==> inputs of try-lagoon <==
Design fft_4, start of the top module:
module fft_4(
        input               clk,
        input               rst_n,
        input wire signed [ 15:0]                   x0_real, 
        input wire signed [ 15:0]                   x0_imag,
        input wire signed [ 15:0]                   x1_real,
        input wire signed [ 15:0]                   x1_imag,
        input wire signed [ 15:0]                   x2_real,
        input wire signed [ 15:0]                   x2_imag,
        input wire signed [ 15:0]                   x3_real,
        input wire signed [ 15:0]                   x3_imag,
        output reg signed [ 15:0]                   X0_real,
        output reg signed [ 15:0]                   X0_imag,
        output reg signed [ 15:0]                   X1_real,
        output reg signed [ 15:0]                   X1_imag,            
        output reg signed [ 15:0]                   X2_real,
        output reg signed [ 15:0]                   X2_imag,
        output reg signed [ 15:0]                   X3_real,
        output reg signed [ 15:0]                   X3_imag
    );
make LEC_CHECK=0 ABC_AREA=1 CAP_MARGIN=20 CORE_MARGIN=2 CORE_UTILIZATION=72 CTS_CLUSTER_DIAMETER=400 CTS_CLUSTER_SIZE=98 SETUP_SLACK_MARGIN=0.28 SLEW_MARGIN=20 TNS_END_PERCENT=15 finish   # period 0.948 ns
run.sh (not shown) runs the stock make flow with config.mk's settings and CLKGATE_MAP_FILE=.
==> inputs of try-fjord, as changes to try-lagoon <==
ABC_AREA = not set   (was 1)
CORE_UTILIZATION = 20   (was 72)
CTS_CLUSTER_DIAMETER = not set   (was 400)
CTS_CLUSTER_SIZE = not set   (was 98)
SETUP_SLACK_MARGIN = not set   (was 0.28)
TNS_END_PERCENT = not set   (was 15)
==> flow/constraint.sdc (replaced) <==
create_clock -name core_clock -period 2.44 [get_ports {clk}]
set_input_delay 0.4880 -clock core_clock [delete_from_list [all_inputs] [get_ports {clk}]]
set_output_delay 0.4880 -clock core_clock [all_outputs]
set_load 0.01 [all_outputs]
==> run notes <==
* outcome: did not finish
* last flow stage reached: global routing
* stop err: [ERROR GRT-0116] Global routing finished with congestion. Check the congestion regions in the DRC Viewer.
* Adders+Majority by Area: 0.1355
-- figures above: try-lagoon

==> run notes <==
* Worst Tran Pin Value: 0.5930 ns
* dominant combinational cell family by area after synthesis: adder cells
* outcome: failed layout checks
* final setup slack of the worst path: -0.06295 ns
* Failing Checks: negative setup slack
* Final setup viols: 4
-- figures above: try-fjord


---

==> xenon <==
==> flow/design.v <==
`timescale 1ns / 1ps
module fft_4(
        input               clk,
        input               rst_n,
        input wire signed [ 15:0]                   x0_real, 
        input wire signed [ 15:0]                   x0_imag,
        input wire signed [ 15:0]                   x1_real,
        input wire signed [ 15:0]                   x1_imag,
        input wire signed [ 15:0]                   x2_real,
        input wire signed [ 15:0]                   x2_imag,
        input wire signed [ 15:0]                   x3_real,
        input wire signed [ 15:0]                   x3_imag,
        output reg signed [ 15:0]                   X0_real,
        output reg signed [ 15:0]                   X0_imag,
        output reg signed [ 15:0]                   X1_real,
        output reg signed [ 15:0]                   X1_imag,            
        output reg signed [ 15:0]                   X2_real,
        output reg signed [ 15:0]                   X2_imag,
        output reg signed [ 15:0]                   X3_real,
        output reg signed [ 15:0]                   X3_imag
    );
parameter W4_0_real = 16'h7FFF; 
parameter W4_0_imag = 16'h0000;
parameter W4_1_real = 16'h0000;
parameter W4_1_imag = 16'h8000; 
parameter W4_2_real = 16'h8000; 
parameter W4_2_imag = 16'h0000; 
parameter W4_3_real = 16'h0000;   
parameter W4_3_imag = 16'h7FFF; 
        reg signed [ 15:0]              s0_real;
        reg signed [ 15:0]              s0_imag;
        reg signed [ 15:0]              s1_real;
        reg signed [ 15:0]              s1_imag;
        reg signed [ 15:0]              s2_real;
        reg signed [ 15:0]              s2_imag;
        reg signed [ 15:0]              s3_real;
        reg signed [ 15:0]              s3_imag;
        reg signed [ 15:0]              r0_real;
        reg signed [ 15:0]              r0_imag;
        reg signed [ 15:0]              r1_real;
        reg signed [ 15:0]              r1_imag;
        reg signed [ 15:0]              r2_real;
        reg signed [ 15:0]              r2_imag;
        reg signed [ 15:0]              r3_real;
        reg signed [ 15:0]              r3_imag;       
always @(posedge clk or negedge rst_n) begin
    if(!rst_n)begin
        s0_real     <=      'h0;
        s0_imag     <=      'h0;      
        s1_real     <=      'h0;
        s1_imag     <=      'h0;
        s2_real     <=      'h0;
        s2_imag     <=      'h0;
        s3_real     <=      'h0;
        s3_imag     <=      'h0;
    end
    else begin
        s0_real     <=      x0_real + x1_real;
        s0_imag     <=      x0_imag + x1_imag;
        s1_real     <=      x0_real - x1_real;
        s1_imag     <=      x0_imag - x1_imag;  
        s2_real     <=      x2_real + x3_real;
        s2_imag     <=      x2_imag + x3_imag;
        s3_real     <=      x2_real - x3_real;
        s3_imag     <=      x2_imag - x3_imag;
    end
end
always@(posedge clk or negedge rst_n)begin
    if (!rst_n)begin
        r0_real     <=      'h0;      
        r0_imag     <=      'h0;
        r1_real     <=      'h0;
        r1_imag     <=      'h0;
        r2_real     <=      'h0;
        r2_imag     <=      'h0;
        r3_real     <=      'h0;
        r3_imag     <=      'h0;
    end
    else begin
        r0_real     <=      s0_real + s2_real;
        r0_imag     <=      s0_imag + s2_imag;
        r2_real     <=      s0_real - s2_real;
        r2_imag     <=      s0_imag - s2_imag;
        r1_real     <=      s1_real + s3_imag;
        r1_imag     <=      s1_imag - s3_real;
        r3_real     <=      s1_real - s3_imag;
        r3_imag     <=      s1_imag + s3_real;
    end
end
always@(posedge clk or negedge rst_n)begin
    if (!rst_n)begin
        X0_real    <=       'b0;    
        X0_imag    <=       'b0; 
        X1_real    <=       'b0; 
        X1_imag    <=       'b0; 
        X2_real    <=       'b0; 
        X2_imag    <=       'b0; 
        X3_real    <=       'b0; 
        X3_imag    <=       'b0;
    end
    else begin
        X0_real    <=       r0_real;
        X0_imag    <=       r0_imag;
        X1_real    <=       r1_real;
        X1_imag    <=       r1_imag;
        X2_real    <=       r2_real;
        X2_imag    <=       r2_imag;
        X3_real    <=       r3_real;
        X3_imag    <=       r3_imag;
        end
end
endmodule
==> flow/run.sh <==
#!/bin/bash
# the make line also repeats each setting of config.mk as NAME=value (left out here)
make -C /OpenROAD-flow-scripts/flow DESIGN_CONFIG=/design/flow/config.mk WORK_HOME=/design/flow/orfs CLKGATE_MAP_FILE= finish
==> flow/config.mk <==
export PLATFORM = sky130hd
export DESIGN_NAME = fft_4
export DESIGN_NICKNAME = fft_4
export VERILOG_FILES = /design/flow/design.v
export SDC_FILE = /design/flow/constraint.sdc
export NUM_CORES = 4
export LEC_CHECK = 0
export CAP_MARGIN = 20
export CORE_MARGIN = 2
export CORE_UTILIZATION = 66
export CTS_CLUSTER_DIAMETER = 337
export SETUP_SLACK_MARGIN = -0.2
export SLEW_MARGIN = 20
==> flow/constraint.sdc <==
create_clock -name core_clock -period 2.75 [get_ports {clk}]
set_input_delay 0.5500 -clock core_clock [delete_from_list [all_inputs] [get_ports {clk}]]
set_output_delay 0.5500 -clock core_clock [all_outputs]
set_load 0.01 [all_outputs]
==> inputs of ember, as changes to xenon <==
Settings changed: CORE_MARGIN 2 to 10, CORE_UTILIZATION 66 to 40, CTS_CLUSTER_DIAMETER 337 to default, SETUP_SLACK_MARGIN -0.2 to default, TNS_END_PERCENT from default to 85.
==> flow/constraint.sdc (replaced) <==
create_clock -name core_clock -period 3.5 [get_ports {clk}]
set_input_delay 0.7000 -clock core_clock [delete_from_list [all_inputs] [get_ports {clk}]]
set_output_delay 0.7000 -clock core_clock [all_outputs]
set_load 0.01 [all_outputs]
==> inputs of umber, as changes to xenon <==
Settings changed: CORE_UTILIZATION 66 to 70, CTS_CLUSTER_DIAMETER 337 to default, SETUP_SLACK_MARGIN -0.2 to 0.85.
==> flow/constraint.sdc (replaced) <==
create_clock -name core_clock -period 3.29 [get_ports {clk}]
set_input_delay 0.6580 -clock core_clock [delete_from_list [all_inputs] [get_ports {clk}]]
set_output_delay 0.6580 -clock core_clock [all_outputs]
set_load 0.01 [all_outputs]
==> flow_summary.ini <==
; flow metrics
[worst_setup_path]
biggest_cell_delay_along_the_critical_path_ns = 0.43
critPathCapture = r2_imag[12]
critical_path.cell_chain = inv_1 -> ha_1 -> fa_1 -> nand2b_1 -> a21boi_1 -> o21ai_0 -> a21oi_1 -> a31o_1 -> a21oi_1 -> xnor2_1
critPathMostFrequentCell = a21oi_1

[run_status]
layout.failed_checks = setup timing
status = failed layout checks

[timing]
setup_ws_ns = -0.007193
setup-violations-final = 2

[cells_and_area]
flow.area_growth_from_synthesis_pct = 25.57

[pwr]
power.combinational.fraction_pct = 42.6
sequentialPowerShare_pct = 35.3

[floorplanning]
die-height_um = 182.4
placement_rows = 65
tapcell.inserted = 402

[routing]
met3_wirelength_um = 3895
detailed_route_via_count = 17210

[global_routing]
use_met3_pct = 4.510
(the above is from xenon)
==> flow_summary.ini <==
; flow metrics
[run_status]
status = timing/DRC/antenna clean

[timing]
setup-violations-final = 0
setup_ws_ns = 0.6241

[global_routing]
use_met3_pct = 3.211

[pwr]
sequentialPowerShare_pct = 35.5
power.combinational.fraction_pct = 40.7

[routing]
met3_wirelength_um = 2607
detailed_route_via_count = 15320

[worst_setup_path]
critical_path.cell_chain = clkdlybuf4s50_1 -> ha_1 -> fa_1 -> nand2b_1 -> a221oi_1 -> nor3b_1 -> o41ai_2 -> a21o_1 -> a2111oi_0 -> nor4_1
critPathCapture = s0_real[12]
biggest_cell_delay_along_the_critical_path_ns = 0.45

[cells_and_area]
flow.area_growth_from_synthesis_pct = 22.56

[floorplanning]
tapcell.inserted = 680
(the above is from ember)
==> flow_summary.ini <==
; flow metrics
[worst_setup_path]
biggest_cell_delay_along_the_critical_path_ns = 0.44
cp.depth = 12
critical_path.cell_chain = inv_2 -> ha_2 -> fa_2 -> nor2b_2 -> o31a_1 -> buf_4 -> buf_4 -> buf_4 -> nor2_1 -> nor2_1 -> nor2_1 -> xnor2_2
crit_slowest_cell = dfrtp_2

[cells_and_area]
flow.area_growth_from_synthesis_pct = 28.95
postLayoutCellArea_um2 = 27080

[routing]
met3_wirelength_um = 9136

[floorplanning]
tapcell.inserted = 390
floorplan.die_area_um2 = 31410
placement_rows = 63

[pwr]
sequentialPowerShare_pct = 33.8
top_power_group = combinational cells
power.combinational.fraction_pct = 46.7

[logic_synthesis]
topCellsByArea = dfrtp_1, ha_1, xnor2_1

[global_routing]
use_met3_pct = 8.892

[run_status]
status = timing/DRC/antenna clean

[timing]
setup_ws_ns = 0.4652
setup-violations-final = 0

[clock_tree]
cts-root-to-sink-buffers = 3
(the above is from umber)
